## convolver
module convolver #(
	parameter n = 8'h0a,	 
	parameter k = 8'h03,  
	parameter s = 1,  
	parameter BL = 16,  
	parameter Q = 12  
	)(
	input logic clk,
	input logic rst,
	input logic ce,
	input logic [BL-1:0] activation,
	input logic [(k*k)*BL-1:0] weight1,
	output logic [31:0] conv_op,
	output logic valid_conv,
	output logic end_conv
	);
	logic [31:0] count1;  
	logic [31:0] count2;  
	logic [31:0] count3;  
	logic [31:0] row_count;  
	logic en1, en2, en3;  
	logic [BL-1:0] weight [0:k*k-1];
	generate
		genvar j;
		for (j = 0; j < k*k; j = j + 1) begin : for_loop
			assign weight[j][BL-1:0] = weight1[BL*j +: BL];
		end : for_loop
	endgenerate
	logic [BL*2-1:0] tmp [k*k+1:0];
	assign tmp[0] = 32'h00000000;
	generate
	genvar i;
	for (i = 0; i < k*k; i = i + 1) begin : for_loop1
		if ((i+1) % k == 0) begin 					 
			if (i == k*k - 1) begin 				 
				mac #(.N(BL), .Q(Q)) MAC0(
					.clk(clk),
					.sclr(rst),
					.ce(ce),
					.a_i(activation),
					.b_i(weight[i]),
					.c_i(tmp[i]),
					.r_o(conv_op)
				);
			end
			else begin
				logic [BL*2-1:0] tmp2;
				mac #(.N(BL), .Q(Q)) MAC1(
					.clk(clk),
					.sclr(rst),
					.ce(ce),
					.a_i(activation),
					.b_i(weight[i]),
					.c_i(tmp[i]),
					.r_o(tmp2)
				);
				variable_shift_register #(.WIDTH(BL*2), .SIZE(n-k)) SR(
					.clk(clk),
  ...
Size in the first run: about 12000 cells after synthesis, ~840 flip-flops, about 120000 sq um of cells after synthesis.
==> flow/config.mk <==
export PLATFORM = sky130hd
export DESIGN_NAME = convolver
export DESIGN_NICKNAME = convolver
export VERILOG_FILES = /design/flow/design.v
export SDC_FILE = /design/flow/constraint.sdc
export NUM_CORES = 4
export LEC_CHECK = 0
export CAP_MARGIN = 20
export CORE_MARGIN = 2
export CORE_UTILIZATION = 66
export SLEW_MARGIN = 20
==> flow/constraint.sdc <==
create_clock -name core_clock -period 5.32 [get_ports {clk}]
set_input_delay 1.0640 -clock core_clock [delete_from_list [all_inputs] [get_ports {clk}]]
set_output_delay 1.0640 -clock core_clock [all_outputs]
set_load 0.01 [all_outputs]
run.sh (not shown) runs the stock make flow with config.mk's settings and CLKGATE_MAP_FILE=.
The first run reached the layout checks and failed them: negative setup slack.
Then changed:
- ABC_AREA: default -> 1
- CORE_ASPECT_RATIO: default -> 0.83
- CORE_UTILIZATION: 66 -> 72
- PLACE_DENSITY: default -> 0.66
- clock period: 5.32 -> 4.7 ns (I/O delays scaled with it)
=>
- The changed run finished but failed the layout checks on negative setup slack
- synthesized cell count climbs by 41%
- via count climbs by 31%
- non-clock buffer count is lower by 137
- worst setup slack improved by 33 ps
- register-to-register slack gains 70 ps
- worst hold slack hardly moves
Then changed:
- ABC_AREA: 1 -> default
- CORE_ASPECT_RATIO: 0.83 -> default
- CORE_UTILIZATION: 72 -> 40
- PLACE_DENSITY: 0.66 -> default
- SETUP_SLACK_MARGIN: default -> 1.02
- clock period: 4.7 -> 7.65 ns (I/O delays scaled with it)
After rerunning: The new run finished with timing, DRC and antenna clean. First-iteration DRC count fell by 68%. Worst setup slack gets better by 1800 ps. Cell area fell by 7.5%.
Then changed:
- CORE_UTILIZATION: 40 -> 71
- SETUP_SLACK_MARGIN: 1.02 -> default
- clock period: 7.65 -> 5.27 ns (I/O delays scaled with it)
=> The changed run reached the layout checks and failed them: negative setup slack; global-route usage goes up by 21 points; cell count is lower by 7.5%; register-to-register slack loses 2700 ps.

---

juniper:
The RTL this note starts from:
==> flow/design.v <==
module mac #(
	parameter N = 16,  
	parameter Q = 12  
	)(
	input logic clk, sclr, ce,
	input logic [N-1:0] a_i, b_i, 
	input logic [N*2-1:0] c_i,
	output logic [N*2-1:0] r_o
	);
	always_ff @(posedge clk or posedge sclr) begin
		if (sclr) r_o <= 'd0;
		else if (ce) begin
				r_o <= (a_i * b_i + c_i);  
			end
	end
endmodule
module variable_shift_register #(parameter WIDTH = 8, parameter SIZE = 3)(
	input logic clk, rst, ce,
	input logic [WIDTH-1:0] data_i,
	output logic [WIDTH-1:0] data_o
	);
	logic [WIDTH-1:0] sh_r [SIZE-1:0];  
	generate 
	genvar i;
	for (i = 0; i < SIZE; i = i + 1) begin : for_loop
		always_ff @(posedge clk or posedge rst) begin
			if (rst) sh_r[i] <= 'd0; 
			else begin
				if (ce) begin
					if (i == 'd0) sh_r[i] <= data_i;
					else sh_r[i] <= sh_r[i - 1];
				end
			end
		end
	end : for_loop
	endgenerate
	assign data_o = sh_r[SIZE - 1];
endmodule
`timescale 1ns / 1ps
module convolver #(
	parameter n = 8'h0a,	 
	parameter k = 8'h03,  
	parameter s = 1,  
	parameter BL = 16,  
	parameter Q = 12  
	)(
	input logic clk,
	input logic rst,
	input logic ce,
	input logic [BL-1:0] activation,
	input logic [(k*k)*BL-1:0] weight1,
	output logic [31:0] conv_op,
	output logic valid_conv,
	output logic end_conv
	);
	logic [31:0] count1;  
	logic [31:0] count2;  
	logic [31:0] count3;  
	logic [31:0] row_count;  
	logic en1, en2, en3;  
	logic [BL-1:0] weight [0:k*k-1];
	generate
		genvar j;
		for (j = 0; j < k*k; j = j + 1) begin : for_loop
			assign weight[j][BL-1:0] = weight1[BL*j +: BL];
		end : for_loop
	endgenerate
	logic [BL*2-1:0] tmp [k*k+1:0];
	assign tmp[0] = 32'h00000000;
	generate
	genvar i;
	for (i = 0; i < k*k; i = i + 1) begin : for_loop1
		if ((i+1) % k == 0) begin 					 
			if (i == k*k - 1) begin 				 
				mac #(.N(BL), .Q(Q)) MAC0(
					.clk(clk),
					.sclr(rst),
					.ce(ce),
					.a_i(activation),
					.b_i(weight[i]),
					.c_i(tmp[i]),
					.r_o(conv_op)
				);
			end
			else begin
				logic [BL*2-1:0] tmp2;
				mac #(.N(BL), .Q(Q)) MAC1(
					.clk(clk),
					.sclr(rst),
					.ce(ce),
					.a_i(activation),
					.b_i(weight[i]),
					.c_i(tmp[i]),
					.r_o(tmp2)
				);
				variable_shift_register #(.WIDTH(BL*2), .SIZE(n-k)) SR(
					.clk(clk),
					.rst(rst),
					.ce(ce),
					.data_i(tmp2),
					.data_o(tmp[i+1])
					);
			end
		end
		else begin
			mac #(.N(BL), .Q(Q)) MAC2(
					.clk(clk),
					.sclr(rst),
					.ce(ce),
					.a_i(activation),
					.b_i(weight[i]),
					.c_i(tmp[i]),
					.r_o(tmp[i+1])
				);
		end
	end : for_loop1
	endgenerate
	always_ff @(posedge clk) begin
		if (rst) begin
			count1 <= 0;
			count2 <= 0;
			count3 <= 0;
			row_count <= 0;
			en1 <= 0;
			en2 <= 1;
			en3 <= 0;
		end
		else if (ce) begin
		if (ce) begin
			if (count1 == (k-1)*n + k - 1) begin  
				count1 <= count1 + 1'b1;
				en1 <= 1'b1;
			end
			else count1 <= count1 + 1'b1;
		end
		if (en1 && en2) begin
			if (count2 == n - k) begin
				count2 <= 0;
				en2 <= 0;
				row_count <= row_count + 1'b1;
			end
			else count2 <= count2 + 1'b1;
		end
		if(~en2) begin
			if(count3 == k-2) begin
				count3<=0;
				en2 <= 1'b1;
			end
		else
			count3 <= count3 + 1'b1;
		end
		if((((count2 + 1) % s == 0) && (row_count % s == 0))
			||(count3 == k-2)&&(row_count % s == 0)
			||(count1 == (k-1)*n+k-1))
		begin                                                                                                                        
			en3 <= 1;                                                                                                                             
		end
		else 
			en3 <= 0;
		end
	end
	assign end_conv = (count1>= n*n+2) ? 1'b1 : 1'b0;
	assign valid_conv = (en1&&en2&&en3);
endmodule
make LEC_CHECK=0 CAP_MARGIN=20 CORE_MARGIN=2 CORE_UTILIZATION=72 MAX_ROUTING_LAYER=met4 SLEW_MARGIN=20 finish   # period 6.12 ns
juniper did not finish; the tool stopped in 5_1_grt with error ODB-0269.
Relative to juniper, the following input files were edited for garnet:
diff --git a/flow/config.mk b/flow/config.mk
--- a/flow/config.mk
+++ b/flow/config.mk
@@ -10,3 +10,2 @@
 export CORE_UTILIZATION = 72
-export MAX_ROUTING_LAYER = met4
 export SLEW_MARGIN = 20
==> flow/constraint.sdc <==
create_clock -name core_clock -period 6.46 [get_ports {clk}]
set_input_delay 1.2920 -clock core_clock [delete_from_list [all_inputs] [get_ports {clk}]]
set_output_delay 1.2920 -clock core_clock [all_outputs]
set_load 0.01 [all_outputs]
--- outcome ---
garnet finished all stages; layout check result: FAIL, due to setup timing.
Going from juniper to garnet, the number of buffers added by the clock tree synthesis step was found to have gone up by about 3.3%.
garnet gives more worst setup timing slack at the placement stage than juniper did.
Between garnet and juniper, the difference in chip area line of the yosys report is negligible.
Diff juniper -> garnet: final weighted congestion in routability-driven placement stayed essentially flat, total instance count after detailed placement essentially unchanged, clock sink total was more or less identical.
Compared juniper against garnet; placed wire-length estimate after detailed placement within noise.
Modified inputs, maple compared to garnet
diff --git a/flow/config.mk b/flow/config.mk
--- a/flow/config.mk
+++ b/flow/config.mk
@@ -7,5 +7,9 @@
 export LEC_CHECK = 0
+export ABC_AREA = 0
 export CAP_MARGIN = 20
+export CORE_ASPECT_RATIO = 0.83
 export CORE_MARGIN = 2
 export CORE_UTILIZATION = 72
+export PLACE_DENSITY = 0.66
+export SETUP_SLACK_MARGIN = 1.33
 export SLEW_MARGIN = 20
==> flow/constraint.sdc <==
create_clock -name core_clock -period 4.7 [get_ports {clk}]
set_input_delay 0.9400 -clock core_clock [delete_from_list [all_inputs] [get_ports {clk}]]
set_output_delay 0.9400 -clock core_clock [all_outputs]
set_load 0.01 [all_outputs]
==> comparison <==
Seen in the log of maple: GRT-0229 during 5_1_grt, after which the run never completed. Placement-stage worst setup slack in maple vs garnet: down 1.42 ns. Compared with garnet, in maple initial core utilization neither gained nor lost much, number of H-tree branching levels saw little to no change, final RePlAce weighted congestion now sits lower, post-CTS setup buffer count increased about 160%. maple vs garnet on clock buffer count from CTS: maple is the lower one. garnet -> maple: horizontal extent of the die increased by a little under 10%. Any difference in area inside the core boundary between garnet and maple is small enough to ignore. Changes observed in maple relative to garnet: height of the die shows a reduction of 8.8%; chip footprint shows no meaningful change.
#### Input delta (ember over maple)
diff --git a/flow/config.mk b/flow/config.mk
--- a/flow/config.mk
+++ b/flow/config.mk
@@ -7,9 +7,7 @@
 export LEC_CHECK = 0
-export ABC_AREA = 0
 export CAP_MARGIN = 20
-export CORE_ASPECT_RATIO = 0.83
+export CORE_ASPECT_RATIO = 0.5
 export CORE_MARGIN = 2
 export CORE_UTILIZATION = 72
-export PLACE_DENSITY = 0.66
-export SETUP_SLACK_MARGIN = 1.33
+export SETUP_SLACK_MARGIN = 1.55
 export SLEW_MARGIN = 20
==> flow/constraint.sdc <==
create_clock -name core_clock -period 5.32 [get_ports {clk}]
set_input_delay 1.0640 -clock core_clock [delete_from_list [all_inputs] [get_ports {clk}]]
set_output_delay 1.0640 -clock core_clock [all_outputs]
set_load 0.01 [all_outputs]
Findings:
Completing all stages was not enough for ember: its layout failed the final checks because of setup timing. Total clock buffers created by CTS in ember is 9 below maple. Between ember and maple, it is ember whose number of setup buffers added after CTS is lower, by 31. As far as area fraction in compound gates after synthesis is concerned, ember and maple perform about the same.
